==> inputs of v18 <==
==> flow/design.v <==
module RandomNumberGenerator(clk, rst, load, key_x, seed_r, seed_g, seed_b, Rout, Gout, Bout, Key_ready);
    input wire clk;
    input wire rst;
    input wire load;                  
    input wire [15:0] key_x;          
    input wire [15:0] seed_r;         
    input wire [15:0] seed_g;
    input wire [15:0] seed_b;
    output reg [7:0] Rout;
    output reg [7:0] Gout;
    output reg [7:0] Bout;
    output reg Key_ready;
    wire Rout_bit;
    wire Gout_bit;
    wire Bout_bit;
    reg[15:0] Rlfsr;
    reg[15:0] Glfsr;
    reg[15:0] Blfsr;
    reg [2:0] bit_count;
    wire Rfeedback_lfsr;
    wire Gfeedback_lfsr;
    wire Bfeedback_lfsr;
    wire Rout_lfsr;
    wire Gout_lfsr;
    wire Bout_lfsr;
    reg signed [15:0] x; 
    reg signed [31:0] x_square; 
    reg signed [31:0] x_mult;  
    reg signed [15:0] x_next;
    wire out_chaotic;
    assign Rfeedback_lfsr = Rlfsr[15] ^ Rlfsr[13] ^ Rlfsr[12] ^ Rlfsr[10]; 
    assign Gfeedback_lfsr = Glfsr[15] ^ Glfsr[13] ^ Glfsr[12] ^ Glfsr[10]; 
    assign Bfeedback_lfsr = Blfsr[15] ^ Blfsr[13] ^ Blfsr[12] ^ Blfsr[10]; 
    assign Rout_lfsr = Rlfsr[15];
    assign Gout_lfsr = Glfsr[15];
    assign Bout_lfsr = Blfsr[15];
    assign out_chaotic = x_next[15];
    assign Rout_bit = Rout_lfsr ^ out_chaotic;
    assign Gout_bit = Gout_lfsr ^ out_chaotic;
    assign Bout_bit = Bout_lfsr ^ out_chaotic;
    always @(posedge clk or posedge rst) begin
        if (rst) begin
            Rlfsr <= 16'b0000000000000001;
            Glfsr <= 16'b0000000000000010;
            Blfsr <= 16'b0000000000000011;
            x <= 16'sh7EF0;                          
            Rout <= 8'b0;
            Gout <= 8'b0;
            Bout <= 8'b0;
            Key_ready <= 0;
            bit_count <=0;
            x_square <= 0;
            x_next <= 0;
            x_mult <= 0;
        end
        else if (load) begin
            Rlfsr <= seed_r;
            Glfsr <= seed_g;
            Blfsr <= seed_b;
            x <= key_x;
            Rout <= 8'b0;
            Gout <= 8'b0;
            Bout <= 8'b0;
            Key_ready <= 0;
            bit_count <=0;
            x_square <= 0;
            x_next <= 0;
            x_mult <= 0;
        end
        else begin
            Rlfsr <= {Rlfsr[14:0], Rfeedback_lfsr};
            Glfsr <= {Glfsr[14:0], Gfeedback_lfsr};
            Blfsr <= {Blfsr[14:0], Bfeedback_lfsr};
            Rout <= {Rout[6:0], Rout_bit};
            Gout <= {Gout[6:0], Gout_bit};
            Bout <= {Bout[6:0], Bout_bit};
            if (bit_count == 3'd7) begin
                Key_ready <= 1;   
                bit_count <= 0;
            end 
            else begin
                Key_ready <= 0;
                bit_count <= bit_count + 1;
            end
            x_square <= x * x;                        
            x_mult <= x_square <<< 1;                 
            x_next <= 16'sh7FFF - x_mult[30:15];      
            x <= x_next;
        end
    end
endmodule
==> flow/run.sh <==
#!/bin/bash
# the make line also repeats each setting of config.mk as NAME=value (left out here)
make -C /OpenROAD-flow-scripts/flow DESIGN_CONFIG=/design/flow/config.mk WORK_HOME=/design/flow/orfs CLKGATE_MAP_FILE= finish
==> flow/config.mk <==
export PLATFORM = sky130hd
export DESIGN_NAME = RandomNumberGenerator
export DESIGN_NICKNAME = RandomNumberGenerator
export VERILOG_FILES = /design/flow/design.v
export SDC_FILE = /design/flow/constraint.sdc
export NUM_CORES = 4
export LEC_CHECK = 0
export ABC_AREA = 0
export CAP_MARGIN = 20
export CORE_MARGIN = 2
export CORE_UTILIZATION = 70
export CTS_CLUSTER_DIAMETER = 201
export CTS_CLUSTER_SIZE = 36
export HOLD_SLACK_MARGIN = -0.08
export SETUP_SLACK_MARGIN = 1.71
export SLEW_MARGIN = 20
==> flow/constraint.sdc <==
create_clock -name core_clock -period 5.87 [get_ports {clk}]
set_input_delay 1.1740 -clock core_clock [delete_from_list [all_inputs] [get_ports {clk}]]
set_output_delay 1.1740 -clock core_clock [all_outputs]
set_load 0.01 [all_outputs]
==> v27 (differences from v18) <==
ABC_AREA = 1   (was 0)
CORE_UTILIZATION = 72   (was 70)
CTS_CLUSTER_DIAMETER = 374   (was 201)
CTS_CLUSTER_SIZE = 95   (was 36)
HOLD_SLACK_MARGIN = not set   (was -0.08)
SETUP_SLACK_MARGIN = not set   (was 1.71)
==> flow/constraint.sdc (replaced) <==
create_clock -name core_clock -period 7.42 [get_ports {clk}]
set_input_delay 1.4840 -clock core_clock [delete_from_list [all_inputs] [get_ports {clk}]]
set_output_delay 1.4840 -clock core_clock [all_outputs]
set_load 0.01 [all_outputs]
==> qor.csv <==
stage,metric,value,unit
setup_path,path_buffers,5,
setup_path,r2r_cells,20,
setup_path,r2r_slack,1.18,ns
outcome,status,no timing/DRC/antenna violations,
cells_and_area,buffers,94,
die,die_h,143.6,µm
global_routing,grt_use_total,0.3268,
drt,drt-met1-wl,12570,µm
setup_path,crit_required,7.74,ns
setup_path,cp_slowest_cell,fa_1,
sta,fmax,160.2,MHz
global_routing,grt_start_max_net_pins,128,
-- figures above: v27

==> qor.csv <==
stage,metric,value,unit
setup_path,cp_slowest_cell,dfstp_2,
outcome,status,"complete, but fails checks",
setup_path,r2r_cells,22,
sta,finalSetupViolations,12,
setup_path,path_buffers,7,
sta,fmax,162.4,MHz
sta,setup_ws,-0.2872,ns
outcome,so_faults,negative setup slack,
-- figures above: v18


========
==> v2 <==
Starts from the design.v that is shown in full above.
clock: 7.31 ns
lec_check: 0
cap_margin: 20
core_margin: 2
core_utilization: 65
slew_margin: 20
tns_end_percent: 75
run.sh (not shown) runs the stock make flow with config.mk's settings and CLKGATE_MAP_FILE=.
==> v35: changes against v2 <==
--- a/flow/config.mk
+++ b/flow/config.mk
@@ -5,8 +5,12 @@
 export SDC_FILE = /design/flow/constraint.sdc
 export NUM_CORES = 4
 export LEC_CHECK = 0
+export ABC_AREA = 1
 export CAP_MARGIN = 20
 export CORE_MARGIN = 2
-export CORE_UTILIZATION = 65
+export CORE_UTILIZATION = 72
+export CTS_CLUSTER_DIAMETER = 374
+export CTS_CLUSTER_SIZE = 99
+export PLACE_DENSITY = 0.4
+export SETUP_SLACK_MARGIN = -0.1
 export SLEW_MARGIN = 20
-export TNS_END_PERCENT = 75
==> flow/constraint.sdc (replaced) <==
create_clock -name core_clock -period 5.69 [get_ports {clk}]
set_input_delay 1.1380 -clock core_clock [delete_from_list [all_inputs] [get_ports {clk}]]
set_output_delay 1.1380 -clock core_clock [all_outputs]
set_load 0.01 [all_outputs]
==> qor summary <==
item	v2	v35
Met1 Track Usage GR	0.348	0.478
Crit path capture	x_square[28]	x_square[21]
Sequential portion of the cell area	0.237	0.216
Result of the run	finished clean	failed layout checks
Violated checks	-	negative setup slack
DP Wirelength	20300 um	25700 um
RSZ-0062 raised after global routing	no	yes
Endpoint of the lowest-slack register-to-register path	x_square[28]	x_square[21]
Total core area	19600 um^2	19300 um^2
Hold path endpoint	x_next[5]	x_next[0]
Period minus WS final	6.70 ns	5.71 ns
Number of cells after detailed placement	1542	2033
Met2 Usage GRT	0.466	0.568
Wire length per cell	16.4 um	16.6 um
Simple-gate share of the synthesized area	0.0961	0.178
Critical path startpoint	x[15]	x[11]
Area used by multi-input combinational logic	8240 um^2	8740 um^2
